$ cat config.mk
export PLATFORM = sky130hd
export DESIGN_NAME = sdram_controller
export DESIGN_NICKNAME = sdram_controller
export VERILOG_FILES = /design/flow/design.v
export SDC_FILE = /design/flow/constraint.sdc
export NUM_CORES = 4
export LEC_CHECK = 0
export ABC_AREA = 0
export CAP_MARGIN = 20
export CORE_MARGIN = 2
export CORE_UTILIZATION = 72
export CTS_CLUSTER_SIZE = 14
export GPL_TIMING_DRIVEN = 1
export HOLD_SLACK_MARGIN = 0.27
export MAX_ROUTING_LAYER = met5
export PLACE_DENSITY_LB_ADDON = 0.27
export SLEW_MARGIN = 25
$ cat constraint.sdc
create_clock -name core_clock -period 3.77 [get_ports {clk}]
set_input_delay 0.7540 -clock core_clock [delete_from_list [all_inputs] [get_ports {clk}]]
set_output_delay 0.7540 -clock core_clock [all_outputs]
set_load 0.01 [all_outputs]
$ cat design.v
module sdram_controller (
        input   clk,
        input   rst,
        output  sdram_cle,
        output  sdram_cs,
        output  sdram_cas,
        output  sdram_ras,
        output  sdram_we,
        output  sdram_dqm,
        output  [1:0]  sdram_ba,
        output  [12:0] sdram_a,
        input   [31:0] sdram_dqi,
        output  [31:0] sdram_dqo,
        input   [22:0] user_addr,    
        input   rw,                  
        input   [31:0] data_in,      
        output  [31:0] data_out,     
        output  busy,                
        input   in_valid,            
        output  out_valid            
    );
    localparam tCASL            = 13'd2;        
    localparam tPRE             = 13'd2;        
    localparam tACT             = 13'd2;        
    localparam tREF             = 13'd6;        
    localparam tRef_Counter     = 10'd750;     
    wire [22:0] addr;
    wire [12:0] Mapped_RA;
    wire [1:0]  Mapped_BA;
    wire [7:0]  Mapped_CA;
    reg        req_rw_q;
    reg [22:0] req_addr_q;
    reg [31:0] req_data_q;
    reg        start_q;
    wire        eff_rw   = start_q ? req_rw_q   : rw;
    wire [22:0] eff_addr = start_q ? req_addr_q : user_addr;
    wire [31:0] eff_data = start_q ? req_data_q : data_in;
    assign Mapped_RA = {eff_addr[22:10]};
    assign Mapped_BA = {eff_addr[9:8]};
    assign Mapped_CA = {eff_addr[7:0]};
    assign addr = {Mapped_RA, Mapped_BA, Mapped_CA};
    wire[22:0]next_input_addr;
    wire[22:0]next_addr;
    wire [12:0] next_Mapped_RA;
    wire [1:0]  next_Mapped_BA;
    wire [7:0]  next_Mapped_CA;
    assign next_input_addr = eff_addr + 8;  
    assign next_Mapped_RA = {next_input_addr[22:10]};
    assign next_Mapped_BA = {next_input_addr[9:8]};
    assign next_Mapped_CA = {next_input_addr[7:0]};
    assign next_addr = {next_Mapped_RA,next_Mapped_BA,next_Mapped_CA}; 
    reg [31:0] cache_d[0:1], cache_q[0:1];
    reg [22:0] cache_addr_d[0:1], cache_addr_q[0:1];
    reg [1:0]  cache_cnt_d[0:1], cache_cnt_q[0:1]; 
    reg [1:0]  cache_vld_d, cache_vld_q;
    localparam CMD_UNSELECTED    = 4'b1000;
    localparam CMD_NOP           = 4'b0111;
    localparam CMD_ACTIVE        = 4'b0011;
    localparam CMD_READ          = 4'b0101;
    localparam CMD_WRITE         = 4'b0100;
    localparam CMD_TERMINATE     = 4'b0110;
    localparam CMD_PRECHARGE     = 4'b0010;
    localparam CMD_REFRESH       = 4'b0001;
    localparam CMD_LOAD_MODE_REG = 4'b0000;
    localparam STATE_SIZE = 4;
    localparam INIT = 4'd0,
               WAIT = 4'd1,
               PRECHARGE_INIT = 4'd2,
               REFRESH_INIT_1 = 4'd3,
               REFRESH_INIT_2 = 4'd4,
               LOAD_MODE_REG = 4'd5,
               IDLE = 4'd6,
               REFRESH = 4'd7,
               ACTIVATE = 4'd8,
               READ = 4'd9,
               READ_RES = 4'd10,
               WRITE = 4'd11,
               PRECHARGE = 4'd12;
    reg cle_d, cle_q;
    reg dqm_q, dqm_d;
    reg [3:0] cmd_d, cmd_q;
    reg [1:0] ba_d, ba_q;
    reg [12:0] a_d, a_q;
    reg [31:0] dq_d, dq_q;
    reg [31:0] dqi_d, dqi_q;
    reg dq_en_d, dq_en_q;
    assign sdram_cle = cle_q;
    assign sdram_cs = cmd_q[3];
    assign sdram_ras = cmd_q[2];
    assign sdram_cas = cmd_q[1];
    assign sdram_we = cmd_q[0];
    assign sdram_dqm = dqm_q;
    assign sdram_ba = ba_q;
    assign sdram_a = a_q;
    assign sdram_dqo = dq_en_q ? dq_q : 32'h00000000;
    reg [STATE_SIZE-1:0] state_d, state_q;
    reg [STATE_SIZE-1:0] next_state_d, next_state_q;
    reg [22:0] addr_d, addr_q;
    reg [31:0] data_d, data_q;
    reg out_valid_d, out_valid_q;
    reg [15:0] delay_ctr_d, delay_ctr_q;
    reg [9:0] refresh_ctr_d, refresh_ctr_q;
    reg refresh_flag_d, refresh_flag_q;
    reg ready_d, ready_q;
    reg start_d;
    reg rw_op_d, rw_op_q;
    reg [3:0] row_open_d, row_open_q;
    reg [12:0] row_addr_d[3:0], row_addr_q[3:0];
    reg [2:0] precharge_bank_d, precharge_bank_q;
    integer i;
    assign data_out = data_q;
    assign busy = !ready_q;
    assign out_valid = out_valid_q;
    always @* begin
        dq_d = dq_q;
        dqi_d = sdram_dqi;
        dq_en_d = 1'b0;  
        cle_d = cle_q;
        cmd_d = CMD_NOP;  
        dqm_d = 1'b0;
        ba_d = 2'd0;
        a_d = 13'd0;
        state_d = state_q;
        next_state_d = next_state_q;
        delay_ctr_d = delay_ctr_q;
        addr_d = addr_q;
        data_d = data_q;
        out_valid_d = 1'b0;
        precharge_bank_d = precharge_bank_q;
        rw_op_d = rw_op_q;
        ready_d = ready_q;
        start_d = start_q;
        row_open_d = row_open_q;
        for (i = 0; i < 4; i = i + 1)
            row_addr_d[i] = row_addr_q[i];
        refresh_flag_d = refresh_flag_q;
        refresh_ctr_d = refresh_ctr_q + 1'b1;
        if (refresh_ctr_q > tRef_Counter) begin
            refresh_ctr_d = 10'd0;
            refresh_flag_d = 1'b1;
        end
        cache_d[0] = cache_q[0];
        cache_d[1] = cache_q[1];
        cache_addr_d[0] = cache_addr_q[0];
        cache_addr_d[1] = cache_addr_q[1];
        cache_cnt_d[0] = cache_cnt_q[0];
        cache_cnt_d[1] = cache_cnt_q[1];
        cache_vld_d = cache_vld_q;
        case(cache_cnt_q[0])
            0:begin
                cache_d[0] = sdram_dqi;
                cache_cnt_d[0] = 2'b11;
            end
            1:cache_cnt_d[0] = 2'b00;
            2:cache_cnt_d[0] = 2'b01;
        endcase
        case(cache_cnt_q[1])
            0:begin
                cache_d[1] = sdram_dqi;
                cache_cnt_d[1] = 2'b11;
            end
            1:cache_cnt_d[1] = 2'b00;
            2:cache_cnt_d[1] = 2'b01;
        endcase
        case (state_q)
            INIT: begin
                row_open_d = 4'b0;
                out_valid_d = 1'b0;
                a_d = {3'b000, 1'b0, 2'b00, 3'b010, 1'b0, 3'b010};  
                ba_d = 2'b0;
                cle_d = 1'b1;
                state_d = WAIT;
                delay_ctr_d = 16'd0;
                next_state_d = IDLE;
                refresh_flag_d = 1'b0;
                refresh_ctr_d = 10'b1;
                ready_d = 1'b0;
                dq_en_d = 1'b0;
            end
            WAIT: begin
                delay_ctr_d = delay_ctr_q - 1'b1;
                if (delay_ctr_q == 13'd0) begin
                    state_d = next_state_q;
                end
            end
            IDLE: begin
            	start_d = start_q;
                if (ready_q && in_valid) begin
                        start_d = 1'd1;
                end
                if (refresh_flag_q) begin  
                    ready_d = 1'b0;
                    state_d = PRECHARGE;
                    next_state_d = REFRESH;
                    precharge_bank_d = 3'b100;  
                    refresh_flag_d = 1'b0;  
                end 
                else if ((ready_q && in_valid) || start_q) begin  
                    start_d = 1'd0;
                    ready_d = 1'b0;  
                    rw_op_d = eff_rw;  
                    addr_d = addr;
                    if (eff_rw)  
                        data_d = eff_data;
                    if (row_open_q[addr[9:8]]) begin
                        if (row_addr_q[addr[9:8]] == addr[22:10]) begin  
                            if (eff_rw)
                                state_d = WRITE;
                            else begin
                                if (cache_vld_q[addr[2]] && cache_cnt_q[addr[2]] == 2'b11 && cache_addr_q[addr[2]] == addr[22:0]) begin  
                                    out_valid_d = 1'b1;
                                    data_d = cache_q[addr[2]];
                                    if(row_open_q[next_addr[9:8]] && row_addr_q[next_addr[9:8]] == next_addr[22:10]) begin
                                        cmd_d = CMD_READ;
                                        a_d = {2'b0, 1'b0, next_addr[7:0], 2'b0};
                                        ba_d = next_addr[9:8];
                                        cache_addr_d[next_addr[2]] = next_addr;
                                        cache_cnt_d[next_addr[2]] = 2;
                    cache_vld_d[next_addr[2]] = 1'b1;
                                    end
                                end
                                else begin                  
                                    state_d = READ;
                                end
                            end
                        end 
                        else begin  
                            state_d = PRECHARGE;  
                            precharge_bank_d = {1'b0, addr[9:8]};
                            next_state_d = ACTIVATE;  
                        end
                    end 
                    else begin  
                        state_d = ACTIVATE;  
                    end
                end
                else if (!ready_q) begin
                    ready_d = 1;
                end
            end
            REFRESH: begin
                cmd_d = CMD_REFRESH;
                state_d = WAIT;
                delay_ctr_d = tREF;
                next_state_d = IDLE;
            end
            ACTIVATE: begin
                cmd_d = CMD_ACTIVE;
                a_d = addr_q[22:10];
                ba_d = addr_q[9:8];
                delay_ctr_d = tACT;
                state_d = WAIT;
                if (rw_op_q)
                    next_state_d = WRITE;
                else
                    next_state_d = READ;
                row_open_d[addr_q[9:8]] = 1'b1;  
                row_addr_d[addr_q[9:8]] = addr_q[22:10];
            end
            READ: begin
                cmd_d = CMD_READ;
                a_d = {2'b0, 1'b0, addr_q[7:0], 2'b0};
                ba_d = addr_q[9:8];
                state_d = WAIT;
                delay_ctr_d = tCASL; 
                next_state_d = READ_RES;
            end
            READ_RES: begin
                data_d = dqi_q;  
                out_valid_d = 1'b1;
                state_d = IDLE;
                if (row_open_q[next_addr[9:8]] && row_addr_q[next_addr[9:8]] == next_addr[22:10]) begin
                    cmd_d = CMD_READ;
                    a_d = {2'b0, 1'b0, next_addr[7:0], 2'b0};  
                    ba_d = next_addr[9:8];
                    cache_addr_d[next_addr[2]] = next_addr;
                    cache_cnt_d[next_addr[2]] = 2;
                    cache_vld_d[next_addr[2]] = 1'b1;
            	end
            end
            WRITE: begin
                cmd_d = CMD_WRITE;
                dq_d = data_q;
                dq_en_d = 1'b1;  
                a_d = {2'b0, 1'b0, addr_q[7:0], 2'b00};
                ba_d = addr_q[9:8];
                for (i = 0; i < 2; i = i + 1) begin
                    if (cache_addr_q[i] == addr_q) begin
                        cache_d[i] = data_q;
                        cache_cnt_d[i] = 2'b11;
                    end
                end
                state_d = IDLE;
            end
            PRECHARGE: begin
                cmd_d = CMD_PRECHARGE;
                a_d[10] = precharge_bank_q[2];  
                ba_d = precharge_bank_q[1:0];
                state_d = WAIT;
                delay_ctr_d = tPRE;
                if (precharge_bank_q[2]) begin
                    row_open_d = 4'b0000;  
                end else begin
                    row_open_d[precharge_bank_q[1:0]] = 1'b0;  
                end
            end
            default: state_d = INIT;
        endcase
    end
    always @(posedge clk) begin
        if(rst) begin
            cle_q <= 1'b0;
            dq_en_q <= 1'b0;
            state_q <= INIT;
            ready_q <= 1'b0;
            start_q <= 1'b0;
            cache_q[0] <= 0;
            cache_addr_q[0] <= 0;
            cache_cnt_q[0] <= 2'b11;
            cache_q[1] <= 0;
            cache_addr_q[1] <= 0;
            cache_cnt_q[1] <= 2'b11;
            cache_vld_q <= 2'b00;
        end else begin
            cle_q <= cle_d;
            dq_en_q <= dq_en_d;
            state_q <= state_d;
            ready_q <= ready_d;
            start_q <= start_d;
            cache_q[0] <= cache_d[0];
            cache_addr_q[0] <= cache_addr_d[0];
            cache_cnt_q[0] <= cache_cnt_d[0];
            cache_q[1] <= cache_d[1];
            cache_addr_q[1] <= cache_addr_d[1];
            cache_cnt_q[1] <= cache_cnt_d[1];
            cache_vld_q <= cache_vld_d;
        end
        cmd_q <= cmd_d;
        dqm_q <= dqm_d;
        ba_q <= ba_d;
        a_q <= a_d;
        dq_q <= dq_d;
        dqi_q <= dqi_d;
        next_state_q <= next_state_d;
        refresh_flag_q <= refresh_flag_d;
        refresh_ctr_q <= refresh_ctr_d;
        data_q <= data_d;
        addr_q <= addr_d;
        out_valid_q <= out_valid_d;
        row_open_q <= row_open_d;
        for (i = 0; i < 4; i = i + 1)
            row_addr_q[i] <= row_addr_d[i];
        precharge_bank_q <= precharge_bank_d;
        rw_op_q <= rw_op_d;
        if (state_q == IDLE && ready_q && in_valid) begin
            req_rw_q <= rw;
            req_addr_q <= user_addr;
            req_data_q <= data_in;
        end
        delay_ctr_q <= delay_ctr_d;
    end
endmodule
$ cat run.sh
#!/bin/bash
# the make line also repeats each setting of config.mk as NAME=value (left out here)
make -C /OpenROAD-flow-scripts/flow DESIGN_CONFIG=/design/flow/config.mk WORK_HOME=/design/flow/orfs CLKGATE_MAP_FILE= finish
==> results of run 1 <==
-- layer usage --
metal	track usage (%)	up-vias	wire length [µm]
met4	33.3	6	8680
met2	77.2	2255	33000
met1	58.2	8418	23900
li1	-	6918	-
met5	0	-	94
met3	13.5	818	12100
-- what timing repair did --
item,CTS,global route
cloned,3,0
setup endpoints to repair,102,105
setup buffers,8,5
hold endpoints to repair,0,0
pin swaps,9,16
gates resized,30,51
hold buffers,0,0
-- area by class of cell --
type,count,share of cell area (%)
Clock buffer,62,5.04
Inverter,48,0.738
Tap cell,341,1.75
Clock inverter,15,0.446
Multi-Input combinational cell,1226,36.3
Sequential cell,408,42.6
Timing Repair Buffer,333,13.1
Antenna cell,4,0.0410
-- through the flow --
stage | total power [µW] | cells | hold WS, ns
2_1_floorplan | 6060 | 1779 | 0.440
3_5_place_dp | 6700 | 2342 | 0.462
4_1_cts | 10800 | 2428 | 0.493
3_3_place_gp | 6630 | 2342 | 0.453
5_1_grt | 11300 | 2434 | 0.525
6_report | 11200 | 2437 | 0.497
==> qor.csv, run 1 <==
metric,value,unit
dpl hpwl,38.4,mm
Lkg Pwr,0.00905,µW
first-pass GRT wire length,105,mm
Insertion Delay late pin,0.58,ns
Routed WL,77.7,mm
top cells by count,"223 x edfxtp_1, 208 x mux2i_1, 207 x nor2_1",
Biggest consumer,sequential cells,
Layout Check Fails,setup timing,
Die Width,168,µm
Remaining DRCs,0,
xor/xnor share,5.75,%
P per Cell Area,457,nW/µm²
Setup crit end,cache_cnt_q[0][0]$_SDFF_PP1_,
gr usage total,48.7,%
hold path endpoint,cache_addr_q[0][9]$_SDFFE_PP0P_,
Final period util,115,%
Netlist Area Pre-Place,19500,µm²
"Adder Share, Synth",0.514,%
CP startpoint,start_q$_SDFFE_PP0P_,
Simple-Gate Area Share,13.0,%
Fin. Hold Viols,0,
yosys cell count,1778,
mux share,16.0,%
Critical R2R Launch,start_q$_SDFFE_PP0P_,
DRT iter0 DRCs,3826,
main flop type,edfxtp_1,
reg2reg end,cache_cnt_q[0][0]$_SDFF_PP1_,
Logic area,8850,µm²
Log Warnings,32,
H-tree depth,2,
CP top delay family,multiplexers,
post-layout util,91.4,%
endpoints failing setup,102,
register cell area after layout,10400,µm²
Slew @ Worst Pin,1.27,ns
Overflow after GRT,0,
Mapped Cells,1778,
max capacitance violation total,0,
WL per Instance,31.9,µm
# IOs,178,
Unique cell types,75,
Placed Area,22500,µm²
Slew headroom,14.5,%
CTS root buf,clkbuf_16,
FF-to-FF setup slack,-0.58,ns
largest stage delay on the critical path,0.89,ns
Switch Pwr,3200,µW
Final Instance Area,24400,µm²
Yosys warnings,9,
Pint,7960,µW
Sw Share,28.7,%
vias post-DR,18415,
DP Worst Slack,-0.916,ns
comb pwr,1840,µW
clock skew,0.0280,ns
Post-Synth AOI/OAI Area,8.07,%
status,"complete, but fails checks",
hold-critical path depth,2,
cell taking the most area after synthesis,edfxtp_1,
critical path type,reg -> reg,
maximum VDD drop,0.000422,V
Worst EP required,4.23,ns
Power Clock,4250,µW
largest net degree at the start of global routing,77,
Num CTS Buffers,42,
CP most frequent cell,buf_4,
DR vias/cell,7.56,
Sequential Power,5070,µW
Post-synth EDFFs,223,
GP Congestion,0.964,
Comb pwr share,16.5,%
initial antenna violation count,3,
number of global-route vias before repair,17868,
first drt pass iteration count,13,
Peak Freq,230,MHz
Critical Path Fanout Max,15,
layout net count,2158,
Flops after synth,408,
Buf/Inv on CP,5,
DIE HEIGHT,168,µm
"Seq/Total Area, Yosys",53.4,%
Hold Path Class,reg -> reg,
"count leader, synth",edfxtp_1,
Core Area,26700,µm²
post-route worst setup slack,-0.576,ns
TNS Setup,-43.17,ns
clock sinks,408,
syn_area_per_cell,11.0,µm²
r2r worst-path depth,14,
arrival time at the worst endpoint,4.81,ns
FP Util,72.9,%
hold_sp,cache_addr_q[0][9]$_SDFFE_PP0P_,
Max-area cell share,34.4,%
largest family of logic cells by area,multiplexers,
slowest cell on the critical path,mux2i_1,
Crit. End Element,register,
"Area growth, synth to finish",25.4,%
Rows,60,
clock-pin slew on the worst setup and hold paths,0.07,ns
Post-DRT Antenna Nets,0,
"Slew Viols, Final",0,
critical path cell sequence,buf_6 -> mux2i_4 -> buf_12 -> buf_4 -> mux2i_1 -> xnor2_1 -> nor2_1 -> nand3_2 -> nor4_4 -> buf_4 -> buf_4 -> and3_1 -> o211ai_1 -> o2bb2a_2,
RSZ-0062 raised after global routing,yes,
chip area,28400,µm²
CP Launch Type,register,
Fillers,888,
CTS tree,built,
Stages on worst setup path,14,
Port Buf Inserts,175,
Clk pwr share,38.1,%
Sequential Power Share,45.4,%
Tmin final,4.35,ns
"Chip Area, Yosys",19500,µm²
Max Buffers Root-to-Sink,3,
Post-synth ARST share,0,%
synth top area cells,"edfxtp_1 34%, dfxtp_1 19%, mux2i_1 11%, xnor2_1 4.3%, nor2_1 4.0%",
==> run 2, diff against run 1 <==
ABC_AREA = 1   (was 0)
CELL_PAD_IN_SITES_DETAIL_PLACEMENT = 1   (was not set)
CELL_PAD_IN_SITES_GLOBAL_PLACEMENT = 2   (was not set)
CORE_UTILIZATION = 70   (was 72)
CTS_CLUSTER_DIAMETER = 252   (was not set)
CTS_CLUSTER_SIZE = 95   (was 14)
GPL_ROUTABILITY_DRIVEN = 0   (was not set)
HOLD_SLACK_MARGIN = not set   (was 0.27)
MAX_ROUTING_LAYER = met4   (was met5)
SLEW_MARGIN = 0   (was 25)
clock period = 2.99 ns   (was 3.77 ns; I/O delays follow)
==> qor.csv, run 2 <==
metric,value,unit
status,did not finish,
Last stage,3_1_place_gp_skip_io,
Run Error,[ERROR FLW-0024] Place density exceeds 1.0 (current PLACE_DENSITY_LB_ADDON =  0.27). Please check if the value of  PLACE_DENSITY_LB_ADDON is between 0 and 0.99.,
Core Area,28600,µm²
"Adder Share, Synth",0.494,%
xor/xnor share,2.16,%
cell taking the most area after synthesis,edfxtp_1,
Post-Synth AOI/OAI Area,12.2,%
top cells by count,"726 x nand2_1, 336 x nor2_1, 224 x inv_1",
Unique cell types,55,
DIE HEIGHT,174,µm
Simple-Gate Area Share,26.4,%
Rows,62,
chip area,30300,µm²
largest family of logic cells by area,simple AND/OR/NAND/NOR gates,
Post-synth ARST share,0,%
FP Util,70.8,%
mux share,0,%
Flops after synth,408,
synth top area cells,"edfxtp_1 33%, dfxtp_1 18%, nand2_1 13%, nor2_1 6.2%, inv_1 4.1%",
"count leader, synth",nand2_1,
Max-area cell share,33.0,%
Mapped Cells,2527,
Die Width,174,µm
main flop type,edfxtp_1,
syn_area_per_cell,8.03,µm²
Yosys warnings,9,
yosys cell count,2527,
Post-synth EDFFs,223,
Netlist Area Pre-Place,20300,µm²
"Seq/Total Area, Yosys",51.3,%
"Chip Area, Yosys",20300,µm²
==> run 3, diff against run 2 <==
ABC_AREA = not set   (was 1)
CELL_PAD_IN_SITES_DETAIL_PLACEMENT = not set   (was 1)
CELL_PAD_IN_SITES_GLOBAL_PLACEMENT = not set   (was 2)
CORE_UTILIZATION = 72   (was 70)
CTS_CLUSTER_DIAMETER = not set   (was 252)
CTS_CLUSTER_SIZE = not set   (was 95)
GPL_ROUTABILITY_DRIVEN = not set   (was 0)
GPL_TIMING_DRIVEN = not set   (was 1)
MAX_ROUTING_LAYER = not set   (was met4)
PLACE_DENSITY_LB_ADDON = not set   (was 0.27)
SETUP_SLACK_MARGIN = -0.14   (was not set)
SLEW_MARGIN = 20   (was 0)
clock period = 2.09 ns   (was 2.99 ns; I/O delays follow)
==> qor.csv, run 3 <==
metric,value,unit
mux share,16.0,%
Post-synth ARST share,0,%
"Adder Share, Synth",0.514,%
Flops after synth,408,
"Chip Area, Yosys",19500,µm²
syn_area_per_cell,11.0,µm²
top cells by count,"223 x edfxtp_1, 208 x mux2i_1, 207 x nor2_1",
Run Error,[ERROR GRT-0232] Routing congestion too high. Check the congestion heatmap in the GUI.,
Post-Synth AOI/OAI Area,8.07,%
# IOs,178,
Port Buf Inserts,175,
Max Buffers Root-to-Sink,3,
Mapped Cells,1778,
H-tree depth,2,
yosys cell count,1778,
gr usage total,86.1,%
Netlist Area Pre-Place,19500,µm²
"Hold-fix buffers, CTS",0,
Max-area cell share,34.4,%
Overflow after GRT,376,
DIE HEIGHT,168,µm
Core Area,26700,µm²
FP Util,72.9,%
"count leader, synth",edfxtp_1,
Rows,60,
CTS root buf,clkbuf_16,
Last stage,5_1_grt,
clock sinks,408,
main flop type,edfxtp_1,
dpl hpwl,41.3,mm
largest family of logic cells by area,multiplexers,
Unique cell types,75,
"Seq/Total Area, Yosys",53.4,%
status,did not finish,
cell taking the most area after synthesis,edfxtp_1,
Post-synth EDFFs,223,
chip area,28400,µm²
xor/xnor share,5.75,%
synth top area cells,"edfxtp_1 34%, dfxtp_1 19%, mux2i_1 11%, xnor2_1 4.3%, nor2_1 4.0%",
Die Width,168,µm
DP Cell Count,2480,
Num CTS Buffers,41,
Simple-Gate Area Share,13.0,%
GP Congestion,0.997,
Yosys warnings,9,
==> run 3: timing repair <==
| action | in CTS |
|---|---|
| gates resized | 68 |
| setup endpoints to repair | 249 |
| gates cloned | 1 |
| buffers inserted | 20 |
| pin swaps | 11 |
==> run 3: routing by layer <==
| metal | GRT usage [%] | overflow |
|---|---|---|
| met3 | 72.7 | 17 |
| met2 | 100 | 209 |
| met1 | 85.2 | 6 |
| met4 | 91.1 | 143 |
| met5 | 34.4 | 1 |
==> run 3: per-stage QoR <==
| stage | worst slack, ns | area (µm²) | hold slack [ns] |
|---|---|---|---|
| after CTS | -1.71 | 25600 | 0.378 |
| after detailed placement | -2.20 | 23800 | 0.455 |
| after global placement | -2.04 | 23800 | 0.449 |
| after floorplan | -2.15 | 19700 | 0.440 |
==> run 4, diff against run 3 <==
CORE_UTILIZATION = 66   (was 72)
CTS_CLUSTER_SIZE = 37   (was not set)
SETUP_SLACK_MARGIN = not set   (was -0.14)
clock period = 3.42 ns   (was 2.09 ns; I/O delays follow)
==> qor.csv, run 4 <==
metric,value,unit
status,"complete, but fails checks",
Layout Check Fails,setup timing,
"Chip Area, Yosys",19500,µm²
register cell area after layout,10400,µm²
reg2reg end,cache_addr_q[1][6]$_SDFFE_PP0P_,
CTS tree,built,
comb pwr,1970,µW
synth top area cells,"edfxtp_1 34%, dfxtp_1 19%, mux2i_1 11%, xnor2_1 4.3%, nor2_1 4.0%",
Log Warnings,34,
yosys cell count,1778,
"Area growth, synth to finish",30.5,%
Sequential Power,5590,µW
max capacitance violation total,0,
Slew @ Worst Pin,1.00,ns
P per Cell Area,477,nW/µm²
largest net degree at the start of global routing,45,
Core Area,28900,µm²
Logic area,9060,µm²
H-tree depth,2,
Overflow after GRT,0,
Port Buf Inserts,175,
cell taking the most area after synthesis,edfxtp_1,
Slew headroom,32.5,%
chip area,30900,µm²
Total Power,12100,µW
Final period util,116,%
Crit. End Element,register,
TNS Setup,-39.06,ns
Mapped Cells,1778,
CP startpoint,start_q$_SDFFE_PP0P_,
Netlist Area Pre-Place,19500,µm²
top cells by count,"223 x edfxtp_1, 208 x mux2i_1, 207 x nor2_1",
Post-synth EDFFs,223,
CTS root buf,clkbuf_16,
Clk pwr share,37.7,%
gr usage total,37.1,%
Power Clock,4560,µW
clock skew,0.0215,ns
Switch Pwr,3260,µW
Routed WL,61.9,mm
DR vias/cell,6.38,
critical path type,reg -> reg,
main flop type,edfxtp_1,
Worst EP required,3.90,ns
Max Buffers Root-to-Sink,3,
maximum VDD drop,0.000453,V
Simple-Gate Area Share,13.0,%
WL per Instance,24.3,µm
Die Width,176,µm
number of global-route vias before repair,16034,
"Slew Viols, Final",0,
hold_sp,cache_vld_q[1]$_SDFFE_PP0P_,
Stages on worst setup path,14,
DIE HEIGHT,176,µm
FP Util,67.5,%
Tmin final,3.98,ns
Post-synth ARST share,0,%
syn_area_per_cell,11.0,µm²
arrival time at the worst endpoint,4.46,ns
dpl hpwl,38.2,mm
largest family of logic cells by area,multiplexers,
clock-pin slew on the worst setup and hold paths,0.07,ns
Sw Share,26.9,%
critical path cell sequence,mux2i_4 -> inv_2 -> ha_4 -> nand4_1 -> a211oi_4 -> xnor2_4 -> mux4_2 -> xor2_1 -> or4b_4 -> nor3_4 -> and4_4 -> buf_6 -> buf_16 -> mux2i_2,
slowest cell on the critical path,mux4_2,
Critical Path Fanout Max,7,
CP Launch Type,register,
Rows,62,
"Seq/Total Area, Yosys",53.4,%
Critical R2R Launch,start_q$_SDFFE_PP0P_,
Comb pwr share,16.2,%
Sequential Power Share,46.1,%
Flops after synth,408,
Peak Freq,251,MHz
Setup crit end,cache_addr_q[1][6]$_SDFFE_PP0P_,
RSZ-0062 raised after global routing,yes,
Placed Area,22700,µm²
Biggest consumer,sequential cells,
CP top delay family,simple AND/OR/NAND/NOR gates,
hold path endpoint,cache_vld_q[1]$_SDFFE_PP0P_,
hold-critical path depth,1,
"Hold-fix buffers, CTS",0,
Num CTS Buffers,42,
"count leader, synth",edfxtp_1,
first drt pass iteration count,7,
DRT iter0 DRCs,1913,
Post-Synth AOI/OAI Area,8.07,%
Max-area cell share,34.4,%
Unique cell types,75,
layout net count,2230,
Insertion Delay late pin,0.56,ns
r2r worst-path depth,14,
antenna cells,0,
Fillers,1337,
Final Instance Area,25400,µm²
Buf/Inv on CP,3,
clock sinks,408,
xor/xnor share,5.75,%
first-pass GRT wire length,88.3,mm
endpoints failing setup,98,
Post-DRT Antenna Nets,0,
Remaining DRCs,0,
Yosys warnings,9,
Pint,8860,µW
post-route worst setup slack,-0.561,ns
"Adder Share, Synth",0.514,%
# IOs,178,
vias post-DR,16261,
GP Congestion,0.963,
FF-to-FF setup slack,-0.56,ns
largest stage delay on the critical path,0.57,ns
initial antenna violation count,2,
Lkg Pwr,0.00948,µW
Fin. Hold Viols,0,
Hold Path Class,reg -> reg,
mux share,16.0,%
## run 4: metal layers
layer / part of all wire (%) / vias to the layer above / global-route usage (%)
li1: - / 7078 / -
met1: 38 / 7965 / 48.1
met2: 48 / 1024 / 60.8
met3: 9.3 / 192 / 6.93
met4: 4.6 / 2 / 17.0
met5: 0.021 / - / 0
## run 4: final cells by class
type	instances	area share, %
clock inverters	15	0.581
inverters	48	0.709
flip-flops and latches	408	40.9
multi-input cells	1226	35.6
repair buffers	405	15.5
well taps	384	1.89
clock buffers	63	4.72
## run 4: metrics by stage
stage / util (%) / hold slack, ns / std cells / setup slack [ns]
6_report: 88.1 / 0.478 / 2549 / -0.561
5_1_grt: 88.1 / 0.484 / 2549 / -0.698
4_1_cts: 85.3 / 0.476 / 2519 / -0.402
3_5_place_dp: 78.8 / 0.463 / 2406 / -1.23
3_3_place_gp: 78.8 / 0.451 / 2406 / -1.09
2_1_floorplan: - / 0.440 / 1779 / -0.824
## run 4: timing repair
action / 4_1_cts / 5_1_grt
gates resized: 46 / 118
endpoints found under the setup margin: 105 / 106
cloned: 3 / 7
hold endpoints to repair: 0 / 0
setup buffers: 34 / 30
pin swaps: 15 / 28
==> run 5, diff against run 4 <==
ABC_AREA = 1   (was not set)
CAP_MARGIN = 10   (was 20)
CELL_PAD_IN_SITES_DETAIL_PLACEMENT = 2   (was not set)
CELL_PAD_IN_SITES_GLOBAL_PLACEMENT = 2   (was not set)
CORE_UTILIZATION = 59   (was 66)
CTS_CLUSTER_DIAMETER = 110   (was not set)
CTS_CLUSTER_SIZE = 95   (was 37)
GPL_ROUTABILITY_DRIVEN = 1   (was not set)
GPL_TIMING_DRIVEN = 0   (was not set)
MAX_ROUTING_LAYER = met5   (was not set)
MIN_ROUTING_LAYER = met2   (was not set)
PLACE_DENSITY_LB_ADDON = 0.27   (was not set)
SLEW_MARGIN = 0   (was 20)
clock period = 6.41 ns   (was 3.42 ns; I/O delays follow)
==> qor.csv, run 5 <==
metric,value,unit
Flops after synth,408,
Mapped Cells,2527,
Last stage,3_1_place_gp_skip_io,
mux share,0,%
top cells by count,"726 x nand2_1, 336 x nor2_1, 224 x inv_1",
synth top area cells,"edfxtp_1 33%, dfxtp_1 18%, nand2_1 13%, nor2_1 6.2%, inv_1 4.1%",
cell taking the most area after synthesis,edfxtp_1,
"count leader, synth",nand2_1,
Post-synth EDFFs,223,
Core Area,33700,µm²
"Adder Share, Synth",0.494,%
xor/xnor share,2.16,%
main flop type,edfxtp_1,
Post-Synth AOI/OAI Area,12.2,%
largest family of logic cells by area,simple AND/OR/NAND/NOR gates,
Unique cell types,55,
Post-synth ARST share,0,%
"Seq/Total Area, Yosys",51.3,%
syn_area_per_cell,8.03,µm²
Yosys warnings,9,
"Chip Area, Yosys",20300,µm²
Rows,67,
yosys cell count,2527,
DIE HEIGHT,189,µm
Run Error,[ERROR FLW-0024] Place density exceeds 1.0 (current PLACE_DENSITY_LB_ADDON =  0.27). Please check if the value of  PLACE_DENSITY_LB_ADDON is between 0 and 0.99.,
chip area,35900,µm²
status,did not finish,
FP Util,60.2,%
Die Width,189,µm
Max-area cell share,33.0,%
Netlist Area Pre-Place,20300,µm²
Simple-Gate Area Share,26.4,%
==> run 6, diff against run 5 <==
CAP_MARGIN = 5   (was 10)
CELL_PAD_IN_SITES_DETAIL_PLACEMENT = not set   (was 2)
CELL_PAD_IN_SITES_GLOBAL_PLACEMENT = not set   (was 2)
CORE_UTILIZATION = 72   (was 59)
CTS_CLUSTER_DIAMETER = not set   (was 110)
CTS_CLUSTER_SIZE = 49   (was 95)
GPL_ROUTABILITY_DRIVEN = not set   (was 1)
GPL_TIMING_DRIVEN = 1   (was 0)
MIN_ROUTING_LAYER = not set   (was met2)
PLACE_DENSITY_LB_ADDON = not set   (was 0.27)
SETUP_SLACK_MARGIN = 0.2   (was not set)
SLEW_MARGIN = 25   (was 0)
TNS_END_PERCENT = 95   (was not set)
clock period = 1.79 ns   (was 6.41 ns; I/O delays follow)
==> qor.csv, run 6 <==
metric,value,unit
"Adder Share, Synth",0.494,%
xor/xnor share,2.16,%
Simple-Gate Area Share,26.4,%
Rows,61,
dpl hpwl,54.2,mm
synth top area cells,"edfxtp_1 33%, dfxtp_1 18%, nand2_1 13%, nor2_1 6.2%, inv_1 4.1%",
top cells by count,"726 x nand2_1, 336 x nor2_1, 224 x inv_1",
Core Area,27800,µm²
Post-synth EDFFs,223,
GP Congestion,1.13,
main flop type,edfxtp_1,
"Seq/Total Area, Yosys",51.3,%
Last stage,4_1_cts,
Post-Synth AOI/OAI Area,12.2,%
# IOs,178,
status,did not finish,
cell taking the most area after synthesis,edfxtp_1,
Post-synth ARST share,0,%
Yosys warnings,9,
Run Error,"[ERROR DPL-0038] Utilization greater than 100%, impossible to legalize",
"count leader, synth",nand2_1,
"Chip Area, Yosys",20300,µm²
syn_area_per_cell,8.03,µm²
largest family of logic cells by area,simple AND/OR/NAND/NOR gates,
Flops after synth,408,
chip area,29500,µm²
Mapped Cells,2527,
Unique cell types,55,
Die Width,172,µm
FP Util,73.0,%
Port Buf Inserts,175,
Max-area cell share,33.0,%
yosys cell count,2527,
mux share,0,%
DP Cell Count,3354,
Netlist Area Pre-Place,20300,µm²
DIE HEIGHT,172,µm
==> run 6: metrics by stage <==
step / area [µm²] / TNS, ns / worst slack (ns)
global placement: 25600 / -210.41 / -1.77
detailed placement: 25600 / -241.59 / -2.00
floorplan: 20900 / -126.96 / -1.05
==> run 7, diff against run 6 <==
ABC_AREA = not set   (was 1)
CAP_MARGIN = 20   (was 5)
CTS_CLUSTER_SIZE = not set   (was 49)
GPL_TIMING_DRIVEN = not set   (was 1)
MAX_ROUTING_LAYER = not set   (was met5)
SETUP_SLACK_MARGIN = not set   (was 0.2)
SLEW_MARGIN = 20   (was 25)
TNS_END_PERCENT = 5   (was 95)
clock period = 3.7 ns   (was 1.79 ns; I/O delays follow)
==> qor.csv, run 7 <==
metric,value,unit
Sequential Power Share,46.1,%
syn_area_per_cell,11.0,µm²
Mapped Cells,1778,
yosys cell count,1778,
Biggest consumer,sequential cells,
Unique cell types,75,
GP Congestion,0.952,
xor/xnor share,5.75,%
post-route worst setup slack,-0.462,ns
Critical Path Fanout Max,32,
critical path cell sequence,buf_4 -> buf_12 -> mux2i_2 -> clkinv_1 -> xnor2_1 -> nor4_1 -> buf_4 -> nand4_1 -> nor4_4 -> and2_4 -> buf_12 -> mux2i_1 -> o21ai_0,
P per Cell Area,454,nW/µm²
number of global-route vias before repair,17658,
layout net count,2180,
DRT iter0 DRCs,2835,
r2r worst-path depth,13,
Peak Freq,240,MHz
Post-synth ARST share,0,%
Tmin final,4.16,ns
hold_sp,cache_addr_q[1][1]$_SDFFE_PP0P_,
Setup crit end,data_q[1]$_DFFE_PP_,
hold path endpoint,cache_addr_q[1][1]$_SDFFE_PP0P_,
largest stage delay on the critical path,0.42,ns
"Chip Area, Yosys",19500,µm²
cell taking the most area after synthesis,edfxtp_1,
first drt pass iteration count,8,
status,"complete, but fails checks",
CTS root buf,clkbuf_16,
mux share,16.0,%
Flops after synth,408,
Log Warnings,35,
comb pwr,1780,µW
Netlist Area Pre-Place,19500,µm²
Final period util,112,%
Placed Area,22600,µm²
H-tree depth,2,
Max-area cell share,34.4,%
Pint,8130,µW
clock sinks,408,
chip area,28400,µm²
Lkg Pwr,0.00918,µW
"count leader, synth",edfxtp_1,
CTS tree,built,
"Slew Viols, Final",0,
main flop type,edfxtp_1,
Comb pwr share,15.9,%
Final Instance Area,24600,µm²
Hold Path Class,reg -> reg,
Remaining DRCs,0,
Yosys warnings,9,
Post-Synth AOI/OAI Area,8.07,%
TNS Setup,-30.34,ns
Power Clock,4240,µW
"Seq/Total Area, Yosys",53.4,%
CP top delay family,simple AND/OR/NAND/NOR gates,
maximum VDD drop,0.000432,V
Die Width,168,µm
clock-pin slew on the worst setup and hold paths,0.06,ns
hold-critical path depth,2,
arrival time at the worst endpoint,4.43,ns
# IOs,178,
reg2reg end,data_q[1]$_DFFE_PP_,
RSZ-0062 raised after global routing,yes,
Sequential Power,5150,µW
Total Power,11200,µW
endpoints failing setup,96,
Simple-Gate Area Share,13.0,%
vias post-DR,17541,
Stages on worst setup path,13,
Worst EP required,3.97,ns
Rows,60,
Max Buffers Root-to-Sink,3,
top cells by count,"223 x edfxtp_1, 208 x mux2i_1, 207 x nor2_1",
DIE HEIGHT,168,µm
slowest cell on the critical path,nor4_4,
Layout Check Fails,setup timing,
FP Util,72.9,%
Overflow after GRT,0,
Fin. Hold Viols,0,
first-pass GRT wire length,104,mm
Slew @ Worst Pin,1.09,ns
Slew headroom,26.5,%
critical path type,reg -> reg,
Core Area,26700,µm²
WL per Instance,28.6,µm
CP startpoint,start_q$_SDFFE_PP0P_,
gr usage total,48.1,%
dpl hpwl,37.9,mm
Num CTS Buffers,41,
"Hold-fix buffers, CTS",0,
Insertion Delay late pin,0.56,ns
largest family of logic cells by area,multiplexers,
Port Buf Inserts,175,
Clk pwr share,38.0,%
"Adder Share, Synth",0.514,%
Routed WL,70.2,mm
synth top area cells,"edfxtp_1 34%, dfxtp_1 19%, mux2i_1 11%, xnor2_1 4.3%, nor2_1 4.0%",
Post-DRT Antenna Nets,0,
clock skew,0.0207,ns
initial antenna violation count,3,
largest net degree at the start of global routing,77,
CP Launch Type,register,
FF-to-FF setup slack,-0.46,ns
Switch Pwr,3050,µW
Buf/Inv on CP,5,
Sw Share,27.3,%
max capacitance violation total,0,
Critical R2R Launch,start_q$_SDFFE_PP0P_,
Post-synth EDFFs,223,
"Area growth, synth to finish",26.4,%
Crit. End Element,register,
DR vias/cell,7.14,
==> run 7: timing repair <==
action	4_1_cts	5_1_grt
resized	44	21
cloned	6	0
pin swaps	13	7
setup endpoints to repair	98	105
endpoints found under the hold margin	0	0
setup buffers	24	2
==> run 7: through the flow <==
step                hold slack, ns  utilization (%)  instances  setup slack, ns
global route                 0.506             92.1       2456           -0.510
global placement             0.447             84.7       2351           -0.901
CTS                          0.472             91.7       2455           -0.213
floorplan                    0.426                -       1779           -0.545
finish                       0.502             92.1       2457           -0.462
detailed placement           0.457             84.7       2351           -0.988
==> run 7: layer usage <==
metal / vias to the layer above / global-route usage [%] / wire length (µm)
li1: 6972 / - / -
met1: 8166 / 57.4 / 23000
met2: 1810 / 76.4 / 31700
met3: 589 / 12.3 / 9160
met4: 4 / 34.3 / 6320
met5: - / 0 / 22
==> run 7: layout make-up <==
type / count / area [µm²]
Tap cell: 341 / 427
Clock inverter: 14 / 144
Antenna cell: 2 / 5.00
Sequential cell: 408 / 10400
Multi-Input combinational cell: 1226 / 8790
Inverter: 48 / 180
Clock buffer: 62 / 1190
Timing Repair Buffer: 356 / 3470
Fill cell: 941 / 2110
==> run 8, diff against run 7 <==
CTS_CLUSTER_SIZE = 37   (was not set)
HOLD_SLACK_MARGIN = 0.29   (was not set)
PLACE_DENSITY_LB_ADDON = 0.26   (was not set)
SETUP_SLACK_MARGIN = 0.83   (was not set)
TNS_END_PERCENT = not set   (was 5)
clock period = 3.66 ns   (was 3.7 ns; I/O delays follow)
==> qor.csv, run 8 <==
metric,value,unit
maximum VDD drop,0.000430,V
Insertion Delay late pin,0.58,ns
Slew headroom,6.36,%
final std cells w/o fill,2483,
cell taking the most area after synthesis,edfxtp_1,
RSZ-0062 raised after global routing,yes,
DR WL met2,36.6,mm
slowest cell on the critical path,xnor2_1,
critical path cell sequence,buf_4 -> buf_12 -> mux2i_4 -> buf_12 -> buf_12 -> buf_4 -> mux2i_1 -> xnor2_1 -> nor3_2 -> nand4_1 -> buf_4 -> buf_4 -> nor4_2 -> a21o_1 -> and4_4 -> buf_12 -> mux2i_4,
Clk pwr share,39.0,%
# IOs,178,
"Chip Area, Yosys",19500,µm²
Rows,60,
"Seq/Total Area, Yosys",53.4,%
Worst EP required,4.10,ns
Post-synth ARST share,0,%
main flop type,edfxtp_1,
Die Width,168,µm
xor/xnor share,5.75,%
"count leader, synth",edfxtp_1,
top cells by count,"223 x edfxtp_1, 208 x mux2i_1, 207 x nor2_1",
"Hold-fix buffers, CTS",0,
vias post-DR,20163,
CP top delay family,buffers and inverters,
CTS root buf,clkbuf_16,
Fin. Hold Viols,0,
syn_area_per_cell,11.0,µm²
hold-critical path depth,2,
DRT iter0 DRCs,4835,
largest stage delay on the critical path,0.46,ns
Layout Check Fails,setup timing,
Lkg Pwr,0.00957,µW
Peak Freq,209,MHz
Flops after synth,408,
Post-synth EDFFs,223,
Log Warnings,32,
Simple-Gate Area Share,13.0,%
layout net count,2203,
yosys cell count,1778,
synth top area cells,"edfxtp_1 34%, dfxtp_1 19%, mux2i_1 11%, xnor2_1 4.3%, nor2_1 4.0%",
WHS,0.509,ns
clock sinks,408,
P per Cell Area,469,nW/µm²
CP startpoint,start_q$_SDFFE_PP0P_,
Unique cell types,75,
Comb pwr share,17.5,%
arrival time at the worst endpoint,5.23,ns
largest family of logic cells by area,multiplexers,
endpoints failing setup,103,
Core Area,26700,µm²
Slew @ Worst Pin,1.39,ns
Post-DRT Antenna Nets,0,
Setup crit end,cache_addr_q[1][16]$_SDFFE_PP0P_,
reg2reg end,cache_addr_q[1][16]$_SDFFE_PP0P_,
post-route worst setup slack,-1.13,ns
FP Util,72.9,%
Critical Path Fanout Max,11,
"Adder Share, Synth",0.514,%
Final period util,131,%
DP Worst Slack,-0.966,ns
first drt pass iteration count,14,
Max-area cell share,34.4,%
CTS tree,built,
WL per Instance,36.6,µm
Biggest consumer,sequential cells,
Stages on worst setup path,17,
status,"complete, but fails checks",
DIE HEIGHT,168,µm
H-tree depth,2,
DP Cell Count,2349,
chip area,28400,µm²
Total Power,12000,µW
Top Layer Used,met5,
FF-to-FF setup slack,-1.13,ns
Port Buf Inserts,175,
Power Clock,4690,µW
number of global-route vias before repair,18641,
Switch Pwr,3520,µW
initial antenna violation count,10,
Post-Route M1 WL,25.8,mm
hold_sp,cache_vld_q[0]$_SDFFE_PP0P_,
Overflow after GRT,0,
Detail Route met3 WL,15.8,mm
"Area growth, synth to finish",31.5,%
Crit. End Element,register,
Pint,8480,µW
CP Launch Type,register,
Buf/Inv on CP,8,
max capacitance violation total,0,
Yosys warnings,9,
Routed WL,90.8,mm
Sw Share,29.3,%
clock-pin slew on the worst setup and hold paths,0.07,ns
Netlist Area Pre-Place,19500,µm²
Tmin final,4.79,ns
largest net degree at the start of global routing,77,
Critical R2R Launch,start_q$_SDFFE_PP0P_,
clock skew,0.0401,ns
Post-Synth AOI/OAI Area,8.07,%
Remaining DRCs,0,
critical path type,reg -> reg,
TNS Setup,-82.19,ns
"Slew Viols, Final",0,
Sequential Power Share,43.5,%
Hold Path Class,reg -> reg,
DR vias/cell,8.12,
hold path endpoint,cache_vld_q[0]$_SDFFE_PP0P_,
Max Buffers Root-to-Sink,3,
gr usage total,52.7,%
Mapped Cells,1778,
dpl hpwl,38.1,mm
GP Congestion,0.935,
first-pass GRT wire length,112,mm
Num CTS Buffers,42,
r2r worst-path depth,17,
Sequential Power,5220,µW
comb pwr,2100,µW
mux share,16.0,%
[run 8: final cells by class]
cell class                      instances  area, µm²
Antenna cell                            5       12.5
Fill cell                             533       1120
Multi-Input combinational cell       1226       9330
Timing Repair Buffer                  378       3790
Clock buffer                           58       1260
Tap cell                              341        427
Inverter                               48        188
Clock inverter                         19        188
Sequential cell                       408      10400
[run 8: per-layer routing]
layer | global-route usage (%) | vias up
met2 | 81.0 | 2775
met4 | 41.7 | 18
met3 | 17.9 | 1313
met5 | 0 | -
li1 | - | 7010
met1 | 60.8 | 9047
[run 8: timing repair]
item / CTS / global route
cloned: 9 / 0
pin swaps: 28 / 24
resized: 121 / 76
setup endpoints to repair: 170 / 171
hold endpoints to repair: 0 / 0
setup buffers: 35 / 8
[run 8: stage by stage]
| step | cell area, µm² | util, % |
|---|---|---|
| finish | 25600 | 95.8 |
| global route | 25600 | 95.8 |
| CTS | 25100 | 94.0 |
| detailed placement | 22600 | 84.6 |
| global placement | 22600 | 84.6 |
| floorplan | 19600 | - |
==> run 9, diff against run 8 <==
ABC_AREA = 1   (was not set)
CORE_UTILIZATION = 71   (was 72)
CTS_CLUSTER_SIZE = 14   (was 37)
GPL_TIMING_DRIVEN = 1   (was not set)
HOLD_SLACK_MARGIN = 0.27   (was 0.29)
MAX_ROUTING_LAYER = met5   (was not set)
PLACE_DENSITY_LB_ADDON = 0.27   (was 0.26)
SETUP_SLACK_MARGIN = not set   (was 0.83)
SLEW_MARGIN = 25   (was 20)
clock period = 3.33 ns   (was 3.66 ns; I/O delays follow)
==> qor.csv, run 9 <==
metric,value,unit
status,"complete, but fails checks",
Layout Check Fails,setup timing,
clock sinks,408,
Crit. End Element,register,
Post-Synth AOI/OAI Area,12.2,%
largest net degree at the start of global routing,69,
Clk pwr share,37.4,%
Worst EP required,3.79,ns
"Hold-fix buffers, CTS",0,
CP most frequent cell,nand2_1,
H-tree depth,2,
top cells by count,"726 x nand2_1, 336 x nor2_1, 224 x inv_1",
first drt pass iteration count,13,
"Chip Area, Yosys",20300,µm²
Power Clock,4640,µW
first-pass GRT wire length,115,mm
reg2reg end,a_q[5]$_DFF_P_,
Port Buf Inserts,175,
Max-area cell share,33.0,%
Rows,61,
Pint,8830,µW
post-layout util,91.5,%
GP Congestion,1.11,
Yosys warnings,9,
max capacitance violation total,0,
arrival time at the worst endpoint,4.15,ns
DRT iter0 DRCs,4815,
Netlist Area Pre-Place,20300,µm²
CP startpoint,start_q$_SDFFE_PP0P_,
Die Width,173,µm
Lkg Pwr,0.0107,µW
endpoints failing setup,96,
Remaining DRCs,0,
Tmin final,3.69,ns
chip area,29900,µm²
DR vias/cell,6.78,
Post-synth EDFFs,223,
Fin. Hold Viols,0,
Unique cell types,55,
Buf/Inv on CP,7,
Total Power,12400,µW
Routed WL,78.5,mm
FP Util,72.6,%
Log Warnings,31,
syn_area_per_cell,8.03,µm²
Critical Path Fanout Max,19,
"Seq/Total Area, Yosys",51.3,%
main flop type,edfxtp_1,
FF-to-FF setup slack,-0.36,ns
critical path type,reg -> reg,
CP Launch Type,register,
vias post-DR,22063,
Slew @ Worst Pin,0.906,ns
cell taking the most area after synthesis,edfxtp_1,
Sw Share,29.0,%
Sequential Power Share,46.8,%
# IOs,178,
largest family of logic cells by area,simple AND/OR/NAND/NOR gates,
Overflow after GRT,0,
hold path endpoint,req_addr_q[3]$_DFFE_PP_,
Num CTS Buffers,42,
Stages on worst setup path,22,
Mapped Cells,2527,
WL per Instance,24.1,µm
gr usage total,48.6,%
yosys cell count,2527,
Slew headroom,39.6,%
CP top delay family,simple AND/OR/NAND/NOR gates,
"Slew Viols, Final",0,
Sequential Power,5820,µW
Final Instance Area,25600,µm²
CTS tree,built,
Flops after synth,408,
"count leader, synth",nand2_1,
Peak Freq,271,MHz
WHS,0.456,ns
critical path cell sequence,buf_6 -> nand2_1 -> nand2_2 -> buf_12 -> nand2_1 -> o21ai_1 -> buf_4 -> xor2_1 -> nand3_1 -> nor2_1 -> nand2_1 -> nor2_2 -> inv_2 -> nor2_4 -> nand3_1 -> nand2_2 -> inv_2 -> buf_4 -> nor2_1 -> buf_4 -> nand2_1 -> o211ai_1,
mux share,0,%
TNS Setup,-15.91,ns
initial antenna violation count,2,
Setup crit end,a_q[5]$_DFF_P_,
Simple-Gate Area Share,26.4,%
slowest cell on the critical path,dfxtp_4,
"Adder Share, Synth",0.494,%
xor/xnor share,2.16,%
post-route worst setup slack,-0.358,ns
hold-critical path depth,1,
Max Buffers Root-to-Sink,3,
Core Area,27900,µm²
comb pwr,1970,µW
Comb pwr share,15.9,%
clock skew,0.0175,ns
"Area growth, synth to finish",26.1,%
dpl hpwl,46.2,mm
layout net count,2942,
maximum VDD drop,0.000456,V
clock-pin slew on the worst setup and hold paths,0.07,ns
Post-synth ARST share,0,%
Switch Pwr,3600,µW
r2r worst-path depth,22,
Hold Path Class,in -> reg,
CTS root buf,clkbuf_16,
Final period util,111,%
RSZ-0062 raised after global routing,yes,
Critical R2R Launch,start_q$_SDFFE_PP0P_,
Placed Area,23500,µm²
synth top area cells,"edfxtp_1 33%, dfxtp_1 18%, nand2_1 13%, nor2_1 6.2%, inv_1 4.1%",
Insertion Delay late pin,0.57,ns
Biggest consumer,sequential cells,
largest stage delay on the critical path,0.45,ns
hold_sp,user_addr[3],
DIE HEIGHT,173,µm
number of global-route vias before repair,21321,
P per Cell Area,486,nW/µm²
Post-DRT Antenna Nets,0,
[run 9: metal layers]
metal	routed length (µm)	up-vias	share of wire (%)	track usage, %
met5	54	-	0.069	0
met4	6770	4	8.6	28.3
met3	13700	744	17	15.5
met2	33200	2528	42	75.0
met1	24700	9803	32	60.3
li1	-	8984	-	-
[run 9: what timing repair did]
| action | in CTS | in global routing |
|---|---|---|
| pin swaps | 30 | 45 |
| endpoints found under the hold margin | 0 | 0 |
| setup buffers | 13 | 10 |
| resized | 52 | 90 |
| setup endpoints to repair | 59 | 94 |
| gates cloned | 4 | 2 |
[run 9: area by class of cell]
cell class / instances / area, µm²
diodes: 1 / 2.50
clock buffers: 62 / 1160
clock inverters: 16 / 150
fillers: 1129 / 2360
inverters: 240 / 923
multi-input cells: 1764 / 8810
flip-flops and latches: 408 / 10400
well taps: 378 / 473
repair buffers: 387 / 3650
[run 9: through the flow]
stage | instances | setup WS [ns]
after floorplan | 2528 | 0.0644
after global placement | 3149 | -0.560
after detailed placement | 3149 | -0.654
after CTS | 3244 | 0.00201
after global routing | 3256 | -0.310
final | 3256 | -0.358
==> run 10, diff against run 9 <==
ABC_AREA = 0   (was 1)
HOLD_SLACK_MARGIN = not set   (was 0.27)
clock period = 3.34 ns   (was 3.33 ns; I/O delays follow)
==> qor.csv, run 10 <==
metric,value,unit
Run Error,[ERROR GRT-0232] Routing congestion too high. Check the congestion heatmap in the GUI.,
Flops after synth,408,
Max-area cell share,34.4,%
Unique cell types,75,
Mapped Cells,1778,
Num CTS Buffers,42,
cell taking the most area after synthesis,edfxtp_1,
Port Buf Inserts,175,
"Adder Share, Synth",0.514,%
Post-Synth AOI/OAI Area,8.07,%
Rows,60,
Post-synth EDFFs,223,
DIE HEIGHT,170,µm
CTS root buf,clkbuf_16,
"count leader, synth",edfxtp_1,
top cells by count,"223 x edfxtp_1, 208 x mux2i_1, 207 x nor2_1",
largest family of logic cells by area,multiplexers,
Placed Area,22800,µm²
Die Width,170,µm
GP Congestion,0.916,
"Chip Area, Yosys",19500,µm²
mux share,16.0,%
syn_area_per_cell,11.0,µm²
Post-synth ARST share,0,%
gr usage total,74.6,%
Overflow after GRT,21,
Max Buffers Root-to-Sink,3,
"Seq/Total Area, Yosys",53.4,%
dpl hpwl,40.0,mm
# IOs,178,
Yosys warnings,9,
H-tree depth,2,
Last stage,5_1_grt,
chip area,28800,µm²
yosys cell count,1778,
Core Area,27000,µm²
Netlist Area Pre-Place,19500,µm²
main flop type,edfxtp_1,
Simple-Gate Area Share,13.0,%
clock sinks,408,
xor/xnor share,5.75,%
status,did not finish,
FP Util,72.3,%
synth top area cells,"edfxtp_1 34%, dfxtp_1 19%, mux2i_1 11%, xnor2_1 4.3%, nor2_1 4.0%",
## run 10: metrics by stage
stage	total power, µW	util, %	worst slack (ns)	TNS, ns	instances
after floorplan	6840	-	-0.904	-51.62	1779
after global placement	7520	84.4	-1.10	-89.62	2371
after detailed placement	7590	84.4	-1.25	-101.80	2371
after CTS	12600	94.1	-0.611	-39.06	2518
## run 10: per-layer routing
metal | GRT usage (%) | GRT overflow
met1 | 75.8 | 0
met2 | 92.2 | 6
met3 | 56.7 | 0
met4 | 74.4 | 15
met5 | 24.9 | 0
## run 10: timing repair
action	4_1_cts
endpoints found under the setup margin	106
buffers inserted	65
resized	128
cloned	8
pin swaps	25
hold buffers	0
==> run 11, diff against run 10 <==
ABC_AREA = not set   (was 0)
CAP_MARGIN = 35   (was 20)
CELL_PAD_IN_SITES_GLOBAL_PLACEMENT = 3   (was not set)
CORE_ASPECT_RATIO = 1.85   (was not set)
CORE_UTILIZATION = 40   (was 71)
CTS_CLUSTER_DIAMETER = 364   (was not set)
CTS_CLUSTER_SIZE = not set   (was 14)
GPL_ROUTABILITY_DRIVEN = 1   (was not set)
GPL_TIMING_DRIVEN = 0   (was 1)
HOLD_SLACK_MARGIN = 0.11   (was not set)
PLACE_DENSITY = 0.89   (was not set)
PLACE_DENSITY_LB_ADDON = not set   (was 0.27)
SETUP_SLACK_MARGIN = 0.45   (was not set)
SLEW_MARGIN = 20   (was 25)
clock period = 4.2 ns   (was 3.34 ns; I/O delays follow)
==> qor.csv, run 11 <==
metric,value,unit
Core Area,48400,µm²
dpl hpwl,49.0,mm
Sequential Power,4540,µW
Sw Share,26.9,%
Slew headroom,37.2,%
Unique cell types,75,
RSZ-0062 raised after global routing,yes,
Post-synth ARST share,0,%
GP Congestion,0.881,
CTS tree,built,
"Area growth, synth to finish",28.1,%
xor/xnor share,5.75,%
largest stage delay on the critical path,0.53,ns
Final period util,111,%
Crit. End Element,register,
gr usage total,25.7,%
Layout Check Fails,setup timing,
Mapped Cells,1778,
DP Worst Slack,-1.62,ns
status,"complete, but fails checks",
Buf/Inv on CP,12,
post-route worst setup slack,-0.460,ns
max capacitance violation total,0,
critical path cell sequence,buf_6 -> buf_8 -> buf_12 -> buf_12 -> buf_12 -> mux2i_2 -> inv_2 -> ha_4 -> nand4_1 -> a211oi_4 -> xnor2_4 -> buf_12 -> buf_12 -> buf_8 -> mux4_2 -> xnor2_2 -> or4b_4 -> nor3_4 -> and4_1 -> buf_6 -> buf_12 -> buf_16 -> mux2i_1,
Power Clock,4060,µW
Max Buffers Root-to-Sink,3,
synth top area cells,"edfxtp_1 34%, dfxtp_1 19%, mux2i_1 11%, xnor2_1 4.3%, nor2_1 4.0%",
comb pwr,1510,µW
Log Warnings,32,
Critical Path Fanout Max,5,
Critical R2R Launch,start_q$_SDFFE_PP0P_,
P per Cell Area,405,nW/µm²
FF-to-FF setup slack,-0.46,ns
layout net count,2164,
number of global-route vias before repair,15388,
Max-area cell share,34.4,%
"count leader, synth",edfxtp_1,
DRT iter0 DRCs,830,
first drt pass iteration count,5,
Worst EP required,4.67,ns
CP startpoint,start_q$_SDFFE_PP0P_,
Post-Synth AOI/OAI Area,8.07,%
CP most frequent cell,buf_12,
main flop type,edfxtp_1,
Stages on worst setup path,23,
clock skew,0.0229,ns
hold_sp,cache_vld_q[0]$_SDFFE_PP0P_,
largest net degree at the start of global routing,27,
slowest cell on the critical path,mux4_2,
Num CTS Buffers,42,
r2r worst-path depth,23,
Sequential Power Share,44.9,%
Overflow after GRT,0,
hold-critical path depth,2,
"Hold-fix buffers, CTS",0,
DR vias/cell,5.49,
Hold Path Class,reg -> reg,
Switch Pwr,2720,µW
Netlist Area Pre-Place,19500,µm²
chip area,50500,µm²
Insertion Delay late pin,0.56,ns
Routed WL,66.2,mm
arrival time at the worst endpoint,5.13,ns
# IOs,178,
final std cells w/o fill,2715,
Pint,7380,µW
clock sinks,408,
"Slew Viols, Final",0,
Yosys warnings,9,
endpoints failing setup,52,
CP top delay family,buffers and inverters,
"Chip Area, Yosys",19500,µm²
Comb pwr share,15.0,%
initial antenna violation count,1,
WL per Instance,24.4,µm
cell taking the most area after synthesis,edfxtp_1,
Port Buf Inserts,175,
first-pass GRT wire length,98.0,mm
CTS root buf,clkbuf_16,
register cell area after layout,10400,µm²
TNS Setup,-18.90,ns
hold path endpoint,cache_vld_q[0]$_SDFFE_PP0P_,
Biggest consumer,sequential cells,
Fillers,4485,
syn_area_per_cell,11.0,µm²
Flops after synth,408,
reg2reg end,cache_addr_q[1][11]$_SDFFE_PP0P_,
Simple-Gate Area Share,13.0,%
top cells by count,"223 x edfxtp_1, 208 x mux2i_1, 207 x nor2_1",
Post-DRT Antenna Nets,0,
Remaining DRCs,0,
mux share,16.0,%
Die Width,166,µm
yosys cell count,1778,
Logic area,8920,µm²
post-layout util,51.5,%
WHS,0.465,ns
Rows,110,
Post-synth EDFFs,223,
Lkg Pwr,0.00906,µW
DIE HEIGHT,304,µm
clock-pin slew on the worst setup and hold paths,0.07,ns
maximum VDD drop,0.000292,V
largest family of logic cells by area,multiplexers,
DP Cell Count,2587,
"Adder Share, Synth",0.514,%
Setup crit end,cache_addr_q[1][11]$_SDFFE_PP0P_,
CP Launch Type,register,
critical path type,reg -> reg,
vias post-DR,14914,
FP Util,40.2,%
Fin. Hold Viols,0,
antenna cells,0,
Clk pwr share,40.2,%
"Seq/Total Area, Yosys",53.4,%
H-tree depth,2,
Peak Freq,215,MHz
Slew @ Worst Pin,0.942,ns
Tmin final,4.66,ns
==> run 11: final cells by class <==
cell class | instances | area share [%]
inverters | 48 | 0.737
flip-flops and latches | 408 | 41.7
clock inverters | 27 | 1.21
repair buffers | 242 | 10.3
plain buffers | 97 | 2.54
well taps | 616 | 3.09
clock buffers | 51 | 4.68
multi-input cells | 1226 | 35.7
==> run 11: metrics by stage <==
| stage | instance area (µm²) | total power (µW) |
|---|---|---|
| 2_1_floorplan | 19600 | 5440 |
| 3_3_place_gp | 22100 | 6010 |
| 3_5_place_dp | 22400 | 6050 |
| 4_1_cts | 24700 | 10200 |
| 5_1_grt | 24900 | 10500 |
| 6_report | 24900 | 10100 |
==> run 11: what timing repair did <==
| action | CTS | global route |
|---|---|---|
| resized | 102 | 41 |
| pin swaps | 13 | 7 |
| setup buffers | 37 | 8 |
| gates cloned | 3 | 0 |
| setup endpoints to repair | 156 | 129 |
==> run 11: metal layers <==
| layer | part of all wire, % | wire [µm] | track usage [%] | vias to the layer above |
|---|---|---|---|---|
| met3 | 4.1 | 2700 | 3.04 | 164 |
| li1 | - | - | - | 6929 |
| met1 | 34 | 22700 | 26.1 | 7322 |
| met5 | 0.017 | 11 | 0 | - |
| met4 | 6.8 | 4510 | 15.5 | 2 |
| met2 | 55 | 36200 | 49.6 | 497 |
==> run 12, diff against run 11 <==
CAP_MARGIN = 20   (was 35)
CELL_PAD_IN_SITES_GLOBAL_PLACEMENT = not set   (was 3)
CORE_ASPECT_RATIO = not set   (was 1.85)
CORE_UTILIZATION = 72   (was 40)
CTS_CLUSTER_DIAMETER = not set   (was 364)
GPL_ROUTABILITY_DRIVEN = not set   (was 1)
GPL_TIMING_DRIVEN = not set   (was 0)
HOLD_SLACK_MARGIN = not set   (was 0.11)
MAX_ROUTING_LAYER = not set   (was met5)
PLACE_DENSITY = not set   (was 0.89)
PLACE_DENSITY_LB_ADDON = 0.25   (was not set)
SETUP_SLACK_MARGIN = not set   (was 0.45)
clock period = 3.65 ns   (was 4.2 ns; I/O delays follow)
==> qor.csv, run 12 <==
metric,value,unit
syn_area_per_cell,11.0,µm²
Placed Area,22700,µm²
Flops after synth,408,
Sequential Power,5230,µW
slowest cell on the critical path,mux2i_1,
Log Warnings,36,
reg2reg end,cache_addr_q[0][10]$_SDFFE_PP0P_,
Biggest consumer,sequential cells,
Critical Path Fanout Max,11,
FP Util,72.9,%
"Adder Share, Synth",0.514,%
"Slew Viols, Final",0,
Insertion Delay late pin,0.58,ns
busiest grt layer,met2,
Power Clock,4390,µW
CP top delay family,multiplexers,
Setup crit end,cache_addr_q[0][10]$_SDFFE_PP0P_,
Crit. End Element,register,
CTS root buf,clkbuf_16,
cell taking the most area after synthesis,edfxtp_1,
Routed WL,81.7,mm
RSZ-0062 raised after global routing,yes,
H-tree depth,2,
M1 GR Usage,58.8,%
hold path endpoint,cache_vld_q[0]$_SDFFE_PP0P_,
Simple-Gate Area Share,13.0,%
GP Congestion,0.946,
Max-area cell share,34.4,%
number of global-route vias before repair,17618,
Buf/Inv on CP,5,
post-route worst setup slack,-1.40,ns
hold-critical path depth,2,
Pint,8250,µW
Final Instance Area,24600,µm²
Switch Pwr,3230,µW
endpoints failing setup,107,
Core Area,26700,µm²
"Hold-fix buffers, CTS",0,
Tmin final,5.05,ns
FF-to-FF setup slack,-1.40,ns
Mapped Cells,1778,
Overflow after GRT,0,
Yosys warnings,9,
CP Launch Type,register,
top cells by count,"223 x edfxtp_1, 208 x mux2i_1, 207 x nor2_1",
mux share,16.0,%
Final period util,138,%
vias post-DR,18813,
CTS tree,built,
Total Power,11500,µW
yosys cell count,1778,
clock-pin slew on the worst setup and hold paths,0.06,ns
maximum VDD drop,0.000533,V
Lkg Pwr,0.00916,µW
largest net degree at the start of global routing,68,
DR vias/cell,7.66,
Worst EP required,4.03,ns
Netlist Area Pre-Place,19500,µm²
Sw Share,28.1,%
synth top area cells,"edfxtp_1 34%, dfxtp_1 19%, mux2i_1 11%, xnor2_1 4.3%, nor2_1 4.0%",
CP startpoint,start_q$_SDFFE_PP0P_,
Comb pwr share,16.2,%
Post-DRT Antenna Nets,0,
dpl hpwl,38.9,mm
Sequential Power Share,45.6,%
P per Cell Area,467,nW/µm²
Remaining DRCs,0,
"Area growth, synth to finish",26.3,%
Num CTS Buffers,41,
clock sinks,408,
r2r worst-path depth,16,
Unique cell types,75,
"Seq/Total Area, Yosys",53.4,%
Clk pwr share,38.2,%
Peak Freq,198,MHz
Stages on worst setup path,16,
"Chip Area, Yosys",19500,µm²
critical path cell sequence,mux2i_4 -> inv_2 -> ha_4 -> nand4_1 -> a211oi_4 -> xnor2_4 -> buf_12 -> buf_4 -> mux4_2 -> xnor2_2 -> or4b_4 -> nor3_4 -> buf_6 -> nand4_4 -> buf_16 -> mux2i_1,
Fin. Hold Viols,0,
Slew headroom,11.1,%
Port Buf Inserts,175,
arrival time at the worst endpoint,5.43,ns
Post-synth ARST share,0,%
clock skew,0.0372,ns
Rows,60,
largest family of logic cells by area,multiplexers,
hold_sp,cache_vld_q[0]$_SDFFE_PP0P_,
chip area,28400,µm²
comb pwr,1860,µW
WL per Instance,33.3,µm
initial antenna violation count,7,
max capacitance violation total,0,
main flop type,edfxtp_1,
Die Width,168,µm
"count leader, synth",edfxtp_1,
Fillers,891,
Post-synth EDFFs,223,
# IOs,178,
first drt pass iteration count,17,
Hold Path Class,reg -> reg,
Layout Check Fails,setup timing,
Critical R2R Launch,start_q$_SDFFE_PP0P_,
xor/xnor share,5.75,%
first-pass GRT wire length,104,mm
Max Buffers Root-to-Sink,3,
DRT iter0 DRCs,3948,
DIE HEIGHT,168,µm
met2 global-route usage,75.6,%
critical path type,reg -> reg,
layout net count,2179,
largest stage delay on the critical path,0.66,ns
status,"complete, but fails checks",
Post-Synth AOI/OAI Area,8.07,%
gr usage total,48.2,%
GR Layer Usage met3,12.9,%
Slew @ Worst Pin,1.32,ns
## run 12: timing repair
item / CTS / global route
gates resized: 37 / 26
buffers inserted: 14 / 9
pin swaps: 11 / 12
gates cloned: 4 / 1
endpoints found under the hold margin: 0 / 0
endpoints found under the setup margin: 103 / 106
## run 12: cell type report
class | instances | area (µm²) | share of cell area [%]
flip-flops and latches | 408 | 10400 | 42.3
multi-input cells | 1226 | 8800 | 35.8
repair buffers | 355 | 3440 | 14.0
clock buffers | 58 | 1150 | 4.69
well taps | 341 | 427 | 1.74
inverters | 48 | 180 | 0.733
clock inverters | 17 | 171 | 0.697
diodes | 4 | 10.0 | 0.0407
## run 12: stage by stage
stage | setup TNS (ns) | hold WS (ns) | util, % | instances | setup slack (ns)
2_1_floorplan | -26.89 | 0.440 | - | 1779 | -0.594
3_3_place_gp | -65.56 | 0.450 | 84.8 | 2353 | -0.840
3_5_place_dp | -82.28 | 0.461 | 84.8 | 2353 | -1.15
4_1_cts | -11.31 | 0.473 | 91.2 | 2444 | -0.239
5_1_grt | -82.42 | 0.520 | 92.0 | 2455 | -1.45
6_report | -68.97 | 0.514 | 92.0 | 2457 | -1.40
## run 12: per-layer routing
layer | share of wire, % | wire (µm) | up-vias
li1 | - | - | 6956
met3 | 17 | 13800 | 928
met5 | 0.13 | 110 | -
met2 | 41 | 33600 | 2351
met1 | 30 | 24700 | 8574
met4 | 12 | 9500 | 4
Power figures rest on the tool's default switching activity, not on a simulated workload.
